## fp32mult
module fp32mult (
    input  wire [31:0] x1,
    input  wire [31:0] x2,
    input  wire        en,
    input  wire        rst,
    input  wire        clk,
    output wire [31:0] y,
    output wire        ready
);
Size in the first run: ~2500 cells after synthesis, about 98 flip-flops, ~100 I/O pins, ~0.023 mm^2 of cells after synthesis.
==> flow/config.mk <==
export PLATFORM = sky130hd
export DESIGN_NAME = fp32mult
export DESIGN_NICKNAME = fp32mult
export VERILOG_FILES = /design/flow/design.v
export SDC_FILE = /design/flow/constraint.sdc
export NUM_CORES = 4
export LEC_CHECK = 0
export CAP_MARGIN = 20
export CORE_ASPECT_RATIO = 0.92
export CORE_MARGIN = 2
export CORE_UTILIZATION = 72
export CTS_CLUSTER_SIZE = 82
export PLACE_DENSITY_LB_ADDON = 0.08
export SETUP_SLACK_MARGIN = 1.96
export SLEW_MARGIN = 20
==> flow/constraint.sdc <==
create_clock -name core_clock -period 6.81 [get_ports {clk}]
set_input_delay 1.3620 -clock core_clock [delete_from_list [all_inputs] [get_ports {clk}]]
set_output_delay 1.3620 -clock core_clock [all_outputs]
set_load 0.01 [all_outputs]
run.sh (not shown) runs the stock make flow with config.mk's settings and CLKGATE_MAP_FILE=.
The baseline completed, yet does not pass: setup timing.
Rerun with:
CORE_ASPECT_RATIO = unset   (was 0.92)
CTS_CLUSTER_DIAMETER = 396   (was unset)
CTS_CLUSTER_SIZE = 100   (was 82)
SETUP_SLACK_MARGIN = 0.85   (was 1.96)
clock period = 4.24 ns   (was 6.81 ns; I/O delays follow)
Outcome:
- The new run finished with setup timing left
- maximum frequency rose by about 0.9%
- non-clock buffer count came out higher by 25
- clock skew decreases by 0.0078 ns
- first-iteration DRC count fell by 12%
- setup slack degrades by 2.5 ns
- global-route usage rose by 3.2 points
- worst hold slack gets better by 0.011 ns

========
fp32mult again, from the RTL that the note above started with.
export LEC_CHECK = 0
export CAP_MARGIN = 35
export CORE_MARGIN = 2
export CORE_UTILIZATION = 71
export GPL_ROUTABILITY_DRIVEN = 1
export MIN_ROUTING_LAYER = met1
export PLACE_DENSITY_LB_ADDON = 0.02
export SLEW_MARGIN = 20
export TNS_END_PERCENT = 95
create_clock -name core_clock -period 7.19 [get_ports {clk}]
Then changed:
- CTS_CLUSTER_DIAMETER: unset -> 30
- CTS_CLUSTER_SIZE: unset -> 80
- SETUP_SLACK_MARGIN: unset -> 2.11
With this change the flow completed, yet does not pass: setup timing.
Setup slack loses 0.15 ns.
Clock-buffer cell count does not change.
Core utilization is higher by 3.4 points.
Clock skew hardly moves.
Fmax decreases by 2.1%.
Then changed:
- CORE_UTILIZATION: 71 -> 41
- CTS_CLUSTER_DIAMETER: 30 -> unset
- CTS_CLUSTER_SIZE: 80 -> unset
- MIN_ROUTING_LAYER: met1 -> met2
- SETUP_SLACK_MARGIN: 2.11 -> unset
- clock period: 7.19 -> 12.4 ns (I/O delays scaled with it)
Effect: With this change the flow produced a clean layout; design area falls by 8.5%; flip-flop count is unchanged; die size rises by 71%; worst setup slack is better by 4.0 ns; wire length is lower by about 0.5%; non-clock buffer count drops by 188; register-to-register slack improved by 4.0 ns; clock skew stays flat.

========
== v44 ==
fp32mult again, from the RTL that the note above started with.
clock: 9.49 ns
lec_check: 0
abc_area: 1
cap_margin: 35
core_margin: 2
core_utilization: 72
cts_cluster_diameter: 340
cts_cluster_size: 77
gpl_routability_driven: 1
max_routing_layer: met4
min_routing_layer: met1
place_density: 0.64
setup_slack_margin: -0.66
slew_margin: 20
tns_end_percent: 95
Edits applied to the flow inputs when going from v44 to v32:
- ABC_AREA no longer set, was 1
- SETUP_SLACK_MARGIN now 2.11, was -0.66
- CTS_CLUSTER_SIZE no longer set, was 77
- CTS_CLUSTER_DIAMETER no longer set, was 340
- the clock period (ns, I/O delays scaled along) now 12.4, was 9.49
Relative to v44, total routing resource utilization after global routing has gone down in v32.
Summary of v32 over v44: final area moved down, sequential fraction of the synthesis area now larger.
Between v44 and v32, the area share of and/or/nand/nor cells after synthesis is lower for v32.
The run with more setup slack is v32; v44 has less.
[v32 vs v44] met1 routing resource usage after global routing: lower in v32
v32 has net count after synthesis below what v44 had.
Measured against each other, v44 and v32 differ in initial core utilization, the lower figure coming from v44.
Modified inputs, v43 compared to v32
- PLACE_DENSITY_LB_ADDON: unset -> 0.26
- PLACE_DENSITY: 0.64 -> unset
- SETUP_SLACK_MARGIN: 2.11 -> unset
- MAX_ROUTING_LAYER: met4 -> unset
- the clock period (ns, I/O delays scaled along): 12.4 -> 6.07
Findings:
Going from v32 to v43, wire length of the first global-routing pass increased by about 20% relative to the old numbers; number of placed I/O pins closely matched the old numbers. Taking v32 over v43, the final cell area excluding filler cells ratio works out to 0.874. v43 completed end to end; final checks failed (negative setup slack). v43 vs. v32: length of the first detailed-routing pass in iterations increased 6, cell total after placement increased 7.3%. Compared with v32, in v43 fraction of the cycle the final worst path needs +57 points; ratio of routed vias to standard cells +about 17%. Taking v32 as the reference point, the worst endpoint required time of v43 falls by 6.33 ns.
The following lists how v56 was set up differently from v43:
- removing TNS_END_PERCENT (formerly 95)
- removing GPL_ROUTABILITY_DRIVEN (formerly 1)
- removing MIN_ROUTING_LAYER (formerly met1)
- changing CORE_UTILIZATION from 72 to 40
- changing CAP_MARGIN from 35 to 20
- removing PLACE_DENSITY_LB_ADDON (formerly 0.26)
- changing the clock period (ns, I/O delays scaled along) from 6.07 to 10.0
==> comparison <==
| overall routed net length | v56 vs v43 | about 30% lower |
Looking only at met1 capacity usage during global routing, and setting everything else aside, the higher value of v56 and v43 goes to v43.
Having completed the whole flow, v56 delivered a layout that passed the timing, DRC and antenna checks.
Relative to v56, the following input files were edited for v41:
- ABC_AREA newly set to 1
- CORE_MARGIN changed from 2 to 10
- CORE_UTILIZATION changed from 40 to 48
## What came out
- Across v41 and v56, the outcome is the same: a clean finish for every run.
- Row die span in y: v41 higher / v56 lower
- When the final numbers for v41 and v56 were put side by side, the total number of tap cells turned out to be smaller in v41.
- v56 reports its critical path capture point as reg_out.q[10]$_DFFE_PP0P_ while v41 reports reg_out.q[15]$_DFFE_PP0P_.
- Going from v56 to v41, number of cell instances after yosys synthesis saw an increase, least setup slack across all paths after layout picked up an extra 1.12 ns, clock buffer instance count of the final layout moved up.
- In the tables for v41 and v56, synthesized cell area reads lower with v56.
Here is what was changed in the inputs of v9 compared with v41.
- CTS_CLUSTER_SIZE now 100, previously not set
- CORE_ASPECT_RATIO now 0.5, previously not set
- CORE_MARGIN now 2, was 10
- TNS_END_PERCENT now 25, previously not set
- ABC_AREA no longer set, was 1
- CORE_UTILIZATION now 56, was 48
- CTS_CLUSTER_DIAMETER now 200, previously not set
Findings:
v9 reached the final stage; the timing, DRC and antenna checks on its layout passed.
Wire length, v41 and v9: larger value in v41
Going from v41 to v9, setup slack decreased 0.89 ns; maximum net fanout on the critical path saw a decrease; area figure in the yosys stat output lower.

========
The RTL this note starts from:
==> flow/design.v <==
module fullreg #(  parameter N = 16 )(
    input [N-1:0] d,
    output reg [N-1:0] q,
    input clk,
    input en,
    input clr,  
    input rst   
    );
always @(posedge clk,posedge rst) begin
    if(rst)
        q<=0;
    else    
    if(en==1)begin
        if(clr)
            q<=0;
        else
            q<=d;
    end
end
endmodule
module exp_adder_bias (
    input  wire [7:0] exp1,    
    input  wire [7:0] exp2,    
    output wire [7:0] exp_out  
);
    wire [8:0] sum;            
    wire [8:0] sum_minus_bias;
    assign sum = exp1 + exp2;
    assign sum_minus_bias = sum - 9'd127;
    assign exp_out = sum_minus_bias[7:0];
endmodule
module exp_normalizer (
    input  wire        msb_mult,    
    input  wire [7:0]  exp_in,      
    output wire [7:0]  exp_out      
);
    assign exp_out = msb_mult ? (exp_in + 8'd1) : exp_in;
endmodule
module mantissa_normalizer (
    input  wire [47:0] mult_out,    
    output wire [23:0] mant_out     
);
    assign mant_out = mult_out[47] ? 
                      mult_out[47:24] : 
                      mult_out[46:23];
endmodule
module mult24 (
    input  wire [23:0] a,    
    input  wire [23:0] b,    
    output wire [47:0] p     
);
    assign p = $unsigned(a) * $unsigned(b);
endmodule
module fp32mult (
    input  wire [31:0] x1,
    input  wire [31:0] x2,
    input  wire        en,
    input  wire        rst,
    input  wire        clk,
    output wire [31:0] y,
    output wire        ready
);
    wire [31:0] x1_reg;
    wire [31:0] x2_reg;
    fullreg #(32) reg_x1 (.clk(clk), .rst(rst), .clr(1'b0), .en(en), .d(x1), .q(x1_reg));
    fullreg #(32) reg_x2 (.clk(clk), .rst(rst), .clr(1'b0), .en(en), .d(x2), .q(x2_reg));
    wire sign1 = x1_reg[31];
    wire sign2 = x2_reg[31];
    wire [7:0] exp1 = x1_reg[30:23];
    wire [7:0] exp2 = x2_reg[30:23];
    wire [23:0] mant1 = {1'b1, x1_reg[22:0]};  
    wire [23:0] mant2 = {1'b1, x2_reg[22:0]};
    wire sign_result = sign1 ^ sign2;
    wire [7:0] exp_sum;
      wire en_d1;
    wire en_d2;
    exp_adder_bias exp_add_inst (
        .exp1(exp1),
        .exp2(exp2),
        .exp_out(exp_sum)
    );
    wire [47:0] mant_product;
    mult24 mult_inst (
        .a(mant1),
        .b(mant2),
        .p(mant_product)
    );
    wire [7:0] exp_norm;
    exp_normalizer exp_norm_inst (
        .msb_mult(mant_product[47]),
        .exp_in(exp_sum),
        .exp_out(exp_norm)
    );
    wire [23:0] mant_norm;
    mantissa_normalizer mant_norm_inst (
        .mult_out(mant_product),
        .mant_out(mant_norm)
    );
    wire [31:0] result_comb;
    assign result_comb = {sign_result, exp_norm, mant_norm[22:0]};
    fullreg #(32) reg_out (
        .clk(clk),
        .rst(rst),
        .clr(1'b0),
        .en(en_d1),
        .d(result_comb),
        .q(y)
    );
    fullreg #(1) reg_en_stage1 (
        .clk(clk),
        .rst(rst),
        .clr(1'b0),
        .en(1'b1),
        .d(en),
        .q(en_d1)
    );
    fullreg #(1) reg_en_stage2 (
        .clk(clk),
        .rst(rst),
        .clr(1'b0),
        .en(1'b1),
        .d(en_d1),
        .q(en_d2)
    );
    assign ready = en_d2;
endmodule
export LEC_CHECK = 0
export ABC_AREA = 1
export CAP_MARGIN = 20
export CORE_MARGIN = 2
export CORE_UTILIZATION = 64
export CTS_CLUSTER_SIZE = 99
export SLEW_MARGIN = 20
create_clock -name core_clock -period 6.72 [get_ports {clk}]
Rerun with:
Settings changed: ABC_AREA 1 to not set, CORE_UTILIZATION 64 to 72, CTS_CLUSTER_SIZE 99 to 33, PLACE_DENSITY_LB_ADDON set to 0.08.
Clock period 6.72 ns to 6.81 ns, I/O delays scaled along.
Outcome:
- This time the run finished with setup timing left
- final cell count falls by about 19%
- global-route usage rises by 8.7 points
- utilization rises by 15 points
- non-clock buffer count rises by 111
- die area falls by 17%
- wire length rises by about 12%
- via count falls by 2.5%
- first-iteration DRC count rises by 55%
- setup slack degrades by 0.76 ns

========
// fp32mult: RTL as listed in full above, without the edits since
clock: 7.56 ns
lec_check: 0
cap_margin: 20
core_aspect_ratio: 0.83
core_margin: 2
core_utilization: 72
cts_cluster_size: 82
hold_slack_margin: -0.04
max_routing_layer: met4
place_density_lb_addon: 0.06
setup_slack_margin: 1.29
slew_margin: 20
Then changed:
- CORE_ASPECT_RATIO: 0.83 -> default
- CTS_CLUSTER_SIZE: 82 -> default
- HOLD_SLACK_MARGIN: -0.04 -> default
- MAX_ROUTING_LAYER: met4 -> default
- PLACE_DENSITY_LB_ADDON: 0.06 -> 0.08
- SETUP_SLACK_MARGIN: 1.29 -> default
- clock period: 7.56 -> 7.14 ns (I/O delays scaled with it)
What happened: The changed run ran to the end with violations: negative setup slack; global-route usage fell by 4.2 points; first-iteration DRC count went up by 19%; flip-flop count stays the same; die area is about the same; clock-buffer cell count went up by 1; cell area rises by 0.61%; cell count hardly moves; fmax is lower by 1.1%; routed wire length hardly moves.
Then changed:
- MAX_ROUTING_LAYER: default -> met4
- PLACE_DENSITY_LB_ADDON: 0.08 -> 0.06
- clock period: 7.14 -> 6.78 ns (I/O delays scaled with it)
The new run ran to the end with violations: negative setup slack.
Via count came out higher by a few percent.
Cell area came out higher by a few percent.
Non-clock buffer count rises by 103.
Worst setup slack got worse by 0.52 ns.

========
// fp32mult: RTL as listed in full above, without the edits since
==> flow/config.mk <==
export PLATFORM = sky130hd
export DESIGN_NAME = fp32mult
export DESIGN_NICKNAME = fp32mult
export VERILOG_FILES = /design/flow/design.v
export SDC_FILE = /design/flow/constraint.sdc
export NUM_CORES = 4
export LEC_CHECK = 0
export CAP_MARGIN = 25
export CELL_PAD_IN_SITES_DETAIL_PLACEMENT = 0
export CORE_ASPECT_RATIO = 1.66
export CORE_MARGIN = 7
export CORE_UTILIZATION = 41
export CTS_CLUSTER_DIAMETER = 391
export GPL_ROUTABILITY_DRIVEN = 1
export MAX_ROUTING_LAYER = met5
export MIN_ROUTING_LAYER = met1
export PLACE_DENSITY_LB_ADDON = 0.02
export SETUP_SLACK_MARGIN = 1.48
export SLEW_MARGIN = 20
export TNS_END_PERCENT = 75
==> flow/constraint.sdc <==
create_clock -name core_clock -period 11.0 [get_ports {clk}]
set_input_delay 2.2000 -clock core_clock [delete_from_list [all_inputs] [get_ports {clk}]]
set_output_delay 2.2000 -clock core_clock [all_outputs]
set_load 0.01 [all_outputs]
The starting point ran to the end with no violations.
Next try:
==> flow/config.mk (replaced) <==
export PLATFORM = sky130hd
export DESIGN_NAME = fp32mult
export DESIGN_NICKNAME = fp32mult
export VERILOG_FILES = /design/flow/design.v
export SDC_FILE = /design/flow/constraint.sdc
export NUM_CORES = 4
export LEC_CHECK = 0
export CAP_MARGIN = 20
export CORE_MARGIN = 2
export CORE_UTILIZATION = 40
export SLEW_MARGIN = 20
==> flow/constraint.sdc (replaced) <==
create_clock -name core_clock -period 8.69 [get_ports {clk}]
set_input_delay 1.7380 -clock core_clock [delete_from_list [all_inputs] [get_ports {clk}]]
set_output_delay 1.7380 -clock core_clock [all_outputs]
set_load 0.01 [all_outputs]
Worst hold slack is worse by 0.0096 ns.
Non-clock buffer count rises by 12.
Routed wire length came out lower by 14%.
Next try:
--- a/flow/config.mk
+++ b/flow/config.mk
@@ -10,2 +10,3 @@
 export CORE_UTILIZATION = 40
-export SLEW_MARGIN = 20
+export MAX_ROUTING_LAYER = met4
+export SLEW_MARGIN = 5
==> flow/constraint.sdc (replaced) <==
create_clock -name core_clock -period 10.0 [get_ports {clk}]
set_input_delay 2.0000 -clock core_clock [delete_from_list [all_inputs] [get_ports {clk}]]
set_output_delay 2.0000 -clock core_clock [all_outputs]
set_load 0.01 [all_outputs]
The new run finished clean.
Cell area falls by 0.34%.
Routed wire length falls by 2.4%.
First-iteration DRC count rises by 7.4%.
Sequential cell count does not change.
Worst hold slack gains 0.0042 ns.
Non-clock buffer count falls by 22.
Cell count falls by 0.67%.
Global-route usage rises by 0.17 points.
Critical path depth rises by 2.
Count of clock-buffer cells in the layout is unchanged.
Next try:
--- a/flow/config.mk
+++ b/flow/config.mk
@@ -7,6 +7,9 @@
 export LEC_CHECK = 0
+export ABC_AREA = 0
 export CAP_MARGIN = 20
-export CORE_MARGIN = 2
-export CORE_UTILIZATION = 40
-export MAX_ROUTING_LAYER = met4
-export SLEW_MARGIN = 5
+export CELL_PAD_IN_SITES_GLOBAL_PLACEMENT = 1
+export CORE_ASPECT_RATIO = 1.48
+export CORE_MARGIN = 10
+export CORE_UTILIZATION = 48
+export CTS_CLUSTER_SIZE = 45
+export SLEW_MARGIN = 25
What happened: Non-clock buffer count goes down by 5; global-route usage rises by 4.0 points; die size came out lower by 3.6%.
